## fpm
module fpm(
    input [32:1] a,
    input [32:1] b,
    input clk,
    input rst,
    input in_valid,
    output  [32:1] c,
    output out_valid
    );
wire [33:1] w_MAN_a,w_MAN_a2;         
wire [33:1] w_MAN_b,w_MAN_b2;         
wire [8:1] exp_a,exp_b,exp_a2,exp_b2;        
wire [32:1] a1,b1,a2,b2,a3,b3;      
wire sign_a,sign_b,sign_a2,sign_b2;          
reg sign_c;
wire sign_c3;                                
reg [9:1] r_EXP_c;
wire [9:1] w_EXP_c3;                         
wire [9:1] w_EXP_cs;
wire [9:1] w_EXP_cs2;
wire [65:1] w_MAN_c;                         
wire [65:1] w_MAN_cs;
assign w_MAN_a[33]=1'b0;
assign w_MAN_b[33]=1'b0;
reg [19:1] r_VALID;
always@(posedge clk)
    if (!rst)
        r_VALID <= 0;
    else
        r_VALID <= {r_VALID[18:1],in_valid};
assign out_valid=r_VALID[19];
dff_lvl_p1 p1(a,b,rst,clk,a1,b1);
getval m0(a1,b1,w_MAN_a[32:1],w_MAN_b[32:1],exp_a,exp_b,sign_a,sign_b);           
dff_lvl_p2 p2(a1,b1,w_MAN_a,w_MAN_b,exp_a,exp_b,sign_a,sign_b,rst,clk,a2,b2,w_MAN_a2,w_MAN_b2,exp_a2,exp_b2,sign_a2,sign_b2);
always@(*)
begin
    sign_c=sign_a2^sign_b2;
    r_EXP_c=exp_a2+exp_b2-127;
end
wallace m1(w_MAN_c,w_MAN_a2,w_MAN_b2,a2,b2,r_EXP_c,sign_c,clk,rst ,a3,b3,w_EXP_c3,sign_c3 );                                              
    mux22 m2(w_MAN_c[48],w_EXP_c3,w_EXP_cs);             
    mux21 m3(w_EXP_cs,a3,b3,w_EXP_cs2);                  
    mux23 m4(w_MAN_c,a3,b3,w_MAN_cs);                    
    mux24 m5(w_MAN_c[48],w_MAN_cs,w_EXP_cs2,a3,b3,c[31:1]);    
assign c[32]=sign_c3;
endmodule
For scale: roughly 100 I/O pins, about 150,000 um^2 of cells after synthesis.
clock: 3.02 ns
lec_check: 0
cap_margin: 5
core_margin: 2
core_utilization: 66
cts_cluster_diameter: 374
cts_cluster_size: 31
setup_slack_margin: 0.87
slew_margin: 20
tns_end_percent: 5
run.sh (not shown) runs the stock make flow with config.mk's settings and CLKGATE_MAP_FILE=.
The baseline completed and failed the layout checks on negative setup slack.
==> next run, changes <==
- CAP_MARGIN: 5 -> 20
- CORE_UTILIZATION: 66 -> 70
- CTS_CLUSTER_DIAMETER: 374 -> 348
- SETUP_SLACK_MARGIN: 0.87 -> default
- TNS_END_PERCENT: 5 -> default
- clock period: 3.02 -> 3.28 ns (I/O delays scaled with it)
Effect: The changed run finished with negative setup slack left. Design area came out lower by about 2.4%. Clock skew fell by 9.2 ps. Power decreases by about 8%. Routed wire length went down by about 2.3%. Synthesized cell count stays the same. Setup slack improved by 190 ps. Sequential share of layout area grows by 1.4 points.
==> next run, changes <==
- CORE_UTILIZATION: 70 -> 72
- CTS_CLUSTER_DIAMETER: 348 -> default
- CTS_CLUSTER_SIZE: 31 -> default
- SETUP_SLACK_MARGIN: default -> -0.3
- clock period: 3.28 -> 3.31 ns (I/O delays scaled with it)
The new run completed, yet does not pass: negative setup slack.
Worst setup slack gains 180 ps.
Final area increases by a few percent.
Critical path depth decreases by 3.
Core utilization increases by 7.1 points.


## job 7713
Starting RTL as in the previous note.
==> flow/config.mk <==
export PLATFORM = sky130hd
export DESIGN_NAME = fpm
export DESIGN_NICKNAME = fpm
export VERILOG_FILES = /design/flow/design.v
export SDC_FILE = /design/flow/constraint.sdc
export NUM_CORES = 4
export LEC_CHECK = 0
export CAP_MARGIN = 20
export CORE_MARGIN = 2
export CORE_UTILIZATION = 35
export SLEW_MARGIN = 20
==> flow/constraint.sdc <==
create_clock -name core_clock -period 4.8 [get_ports {clk}]
set_input_delay 0.9600 -clock core_clock [delete_from_list [all_inputs] [get_ports {clk}]]
set_output_delay 0.9600 -clock core_clock [all_outputs]
set_load 0.01 [all_outputs]
Input changes introduced in job 2929 (baseline for comparison: job 7713):
- CAP_MARGIN: 20 -> 0
- CTS_CLUSTER_DIAMETER: unset -> 391
- CORE_UTILIZATION: 35 -> 72
- CTS_CLUSTER_SIZE: unset -> 14
- SETUP_SLACK_MARGIN: unset -> -0.3
- the clock period (ns, I/O delays scaled along): 4.8 -> 2.89
==> results <==
- Ran to the end and failed final checks on setup timing: job 2929.
- Compared with job 7713, in job 2929 flop count saw little to no change; weighted congestion reported at the end of routability-driven placement saw an increase.
- Compared to job 7713, job 2929 has number of ordinary and repair buffers in the finished layout 79% higher.
Input changes introduced in job 6064 (baseline for comparison: job 2929):
- a change of CORE_UTILIZATION from 72 to 40
- a deleted CTS_CLUSTER_DIAMETER that had been 391
- a change of CAP_MARGIN from 0 to 20
- a change of SETUP_SLACK_MARGIN from -0.3 to -0.16
- a deleted CTS_CLUSTER_SIZE that had been 14
- an added ABC_AREA of 1
- a change of the clock period (ns, I/O delays scaled along) from 2.89 to 5.0
--- outcome ---
- Job 6064: full flow OK, the timing, DRC and antenna checks passed
- On job 6064: worst reg2reg path depth is 1 lower than what job 2929 gave.
- [job 6064] internal power consumption fell 35% relative to job 2929
- Compared with job 2929, average instance area after synthesis in job 6064 decreased by more than 10%.
- Sequential cell count came out exactly the same in job 6064 and job 2929.
- Going from job 2929 to job 6064, area fraction in xor and xnor cells closely matched the old numbers; CTS sink count level.


## rev 12
fpm again, from the RTL that the note above started with.
Design fpm, start of the top module:
module fpm(
    input [32:1] a,
    input [32:1] b,
    input clk,
    input rst,
    input in_valid,
    output  [32:1] c,
    output out_valid
    );
clock: 7.22 ns
lec_check: 0
abc_area: 1
cap_margin: 5
cell_pad_in_sites_detail_placement: 1
core_aspect_ratio: 1.92
core_margin: 8
core_utilization: 35
hold_slack_margin: -0.02
slew_margin: 20
tns_end_percent: 55
Rev 12 reached the end of the flow, and the finished layout is clean on the timing, DRC and antenna checks.
Input-level comparison between rev 13 and rev 12:
Settings: clearing TNS_END_PERCENT, which used to be 55; swapping 5 for 20 in CAP_MARGIN; clearing HOLD_SLACK_MARGIN, which used to be -0.02; clearing ABC_AREA, which used to be 1; putting CTS_CLUSTER_DIAMETER at 209 where nothing was set; swapping 8 for 2 in CORE_MARGIN; swapping 35 for 66 in CORE_UTILIZATION; clearing CELL_PAD_IN_SITES_DETAIL_PLACEMENT, which used to be 1; clearing CORE_ASPECT_RATIO, which used to be 1.92; swapping 7.22 for 3.94 in the clock period (ns, I/O delays scaled along).
## What came out
- The final reports for rev 13 and rev 12 show Yosys chip area lower in the former.
- Compared with rev 12, width of the chip in rev 13 decreased by a few percent.
- Of rev 12 and rev 13, the higher combinational group share of total power belongs to rev 12.
- Diff rev 12 -> rev 13: worst vdd rail ir drop now sits higher; non-clock buffer count now sits higher; total power draw now sits higher.
- A endpoint of the most critical setup path of c[18] is what rev 13 shows, while c[25] belongs to rev 12.
Power figures rest on the tool's default switching activity, not on a simulated workload.
